// CPU
module CPU(input clk,rst,
           output [11:0] imem_addr, input [18:0] imem_data,
           output [7:0] dmem_addr, dmem_wdata, output dmem_we, dmem_re, input [7:0] dmem_rdata);
Size: about 1400 cells after synthesis, about 59 I/O pins, roughly 13000 sq um of cells after synthesis.
make LEC_CHECK=0 CAP_MARGIN=10 CELL_PAD_IN_SITES_GLOBAL_PLACEMENT=3 CORE_ASPECT_RATIO=1.08 CORE_MARGIN=8 CORE_UTILIZATION=40 CTS_CLUSTER_SIZE=10 GPL_ROUTABILITY_DRIVEN=1 GPL_TIMING_DRIVEN=1 MIN_ROUTING_LAYER=met1 SETUP_SLACK_MARGIN=0.74 SLEW_MARGIN=20 TNS_END_PERCENT=15 finish   # period 7.5 ns
run.sh (not shown) runs the stock make flow with config.mk's settings and CLKGATE_MAP_FILE=.
The starting point produced a clean layout.
Change:
CAP_MARGIN = 20   (was 10)
CELL_PAD_IN_SITES_GLOBAL_PLACEMENT = unset   (was 3)
CORE_ASPECT_RATIO = unset   (was 1.08)
CORE_MARGIN = 2   (was 8)
CORE_UTILIZATION = 64   (was 40)
CTS_CLUSTER_SIZE = unset   (was 10)
GPL_ROUTABILITY_DRIVEN = unset   (was 1)
GPL_TIMING_DRIVEN = unset   (was 1)
MIN_ROUTING_LAYER = unset   (was met1)
SETUP_SLACK_MARGIN = unset   (was 0.74)
TNS_END_PERCENT = unset   (was 15)
clock period = 9.81 ns   (was 7.5 ns; I/O delays follow)
What happened: Routed wire length shrinks by 17%; first-iteration DRC count rises by 35%; worst setup slack gets better by 0.23 ns; die size fell by 44%.
Change:
CORE_UTILIZATION = 40   (was 64)
GPL_ROUTABILITY_DRIVEN = 0   (was unset)
MAX_ROUTING_LAYER = met4   (was unset)
clock period = 5.93 ns   (was 9.81 ns; I/O delays follow)
Effect: The new run completed and failed the layout checks on negative setup slack; clock-buffer cell count came out lower by 1; routed wire length came out higher by 7.8%; power came out higher by 86%.
Change:
GPL_ROUTABILITY_DRIVEN = unset   (was 0)
MAX_ROUTING_LAYER = unset   (was met4)
clock period = 7.5 ns   (was 5.93 ns; I/O delays follow)
With this change the flow completed without violations. Utilization goes down by 2.5 points. Worst setup slack is better by 0.87 ns. Clock skew goes down by 0.012 ns. Area after synthesis does not change. Hold slack is worse by 0.0034 ns. Cell area goes down by 4.7%. Sequential cell count is unchanged. Synthesized cell count does not change. Clock-buffer cell count is unchanged. Wire length goes up by 1.3%. Sequential share of layout area goes up by 1.3 points.
Change:
CORE_UTILIZATION = 57   (was 40)
clock period = 3.56 ns   (was 7.5 ns; I/O delays follow)
With this change the flow completed, yet does not pass: negative setup slack.
Area after synthesis does not change.
Cell count came out higher by 3.4%.
Final area increases by 14%.
Total power goes up by 140%.
Worst setup slack loses 2.3 ns.
Routed wire length rose by 15%.
Sequential power increases by 110%.


== build 58 ==
Starting RTL as in the previous note.
make LEC_CHECK=0 ABC_AREA=1 CAP_MARGIN=10 CELL_PAD_IN_SITES_DETAIL_PLACEMENT=0 CORE_ASPECT_RATIO=1.07 CORE_MARGIN=2 CORE_UTILIZATION=72 CTS_CLUSTER_DIAMETER=177 CTS_CLUSTER_SIZE=80 HOLD_SLACK_MARGIN=-0.08 MIN_ROUTING_LAYER=met1 PLACE_DENSITY_LB_ADDON=0.01 SETUP_SLACK_MARGIN=-0.23 SLEW_MARGIN=20 finish   # period 5.54 ns
What the final checks of build 58 revealed, after a flow that finished every stage, was a layout that fails on negative setup slack.
Modified inputs, build 89 compared to build 58
Settings: ABC_AREA no longer set, was 1; CTS_CLUSTER_SIZE no longer set, was 80; CORE_UTILIZATION now 31, was 72; HOLD_SLACK_MARGIN no longer set, was -0.08; PLACE_DENSITY_LB_ADDON no longer set, was 0.01; MIN_ROUTING_LAYER now met2, was met1; SETUP_SLACK_MARGIN now 1.24, was -0.23; CORE_ASPECT_RATIO now 1.82, was 1.07; the clock period (ns, I/O delays scaled along) now 5.66, was 5.54.
Notes after the runs:
Build 89 finished all stages; layout check result: FAIL, due to design-rule violations, negative setup slack. Build 58 → build 89: layout-stage area growth over the synthesis result now larger, core utilization now smaller, number of gates on the worst path with buffers counted now larger, number of detailed-route iterations in the first pass now larger, setup slack now smaller. Of build 58 and build 89, the lower register-to-register slack belongs to build 89. For build 58, the top layer reached by signal wires was met4, unlike build 89, where it was met5.
--- input diff build 89..build 10 ---
Settings: clearing CTS_CLUSTER_DIAMETER, which used to be 177; putting GPL_TIMING_DRIVEN at 1 where nothing was set; clearing CORE_ASPECT_RATIO, which used to be 1.82; putting ABC_AREA at 1 where nothing was set; swapping 31 for 67 in CORE_UTILIZATION; putting TNS_END_PERCENT at 95 where nothing was set; swapping 10 for 20 in CAP_MARGIN; putting MAX_ROUTING_LAYER at met4 where nothing was set; clearing SETUP_SLACK_MARGIN, which used to be 1.24; swapping 5.66 for 4.85 in the clock period (ns, I/O delays scaled along).
Findings:
- Build 89 has a lower post-synthesis share of cell area spent on and, or, nand and nor gates than build 10.
- Build 89 vs build 10, dominant kind of combinational cell: AND-OR/OR-AND gates vs simple AND/OR/NAND/NOR gates
- Build 89 and build 10: no clean run
- Completing all stages was not enough for build 89: its layout failed the final checks because of design-rule violations, negative setup slack.
- Die width for build 10: 14 um down relative to build 89
- Build 10 vs. build 89: quantity of gates resized following cts went down by 33%; buffer depth of the longest clock path was more or less identical.
Input-level comparison between build 96 and build 10:
Settings: setting SETUP_SLACK_MARGIN to -0.47 for the first time; removing MIN_ROUTING_LAYER (formerly met2); removing CELL_PAD_IN_SITES_DETAIL_PLACEMENT (formerly 0); removing MAX_ROUTING_LAYER (formerly met4); removing GPL_TIMING_DRIVEN (formerly 1); removing TNS_END_PERCENT (formerly 95); changing CORE_UTILIZATION from 67 to 66; removing ABC_AREA (formerly 1); changing the clock period (ns, I/O delays scaled along) from 4.85 to 6.2.
### Flow results
- Build 96 ran in full, but the layout does not pass; the checks complain about negative setup slack.
- Build 10 did not run to completion, as it errored out during 5_1_grt.
- Sort build 96 and build 10 by netlist area before placement, ascending, and build 10 comes first.
- On total cells reported by yosys after synthesis: build 96 sits below build 10.
- Placeable core region (build 96 over build 10): increase, 3.4%
- Build 10 has lower horizontal extent of the die than build 96.
- Effective utilization at floorplan: build 96 < build 10
No activity file was given, so power comes from the tool's default toggle rates.
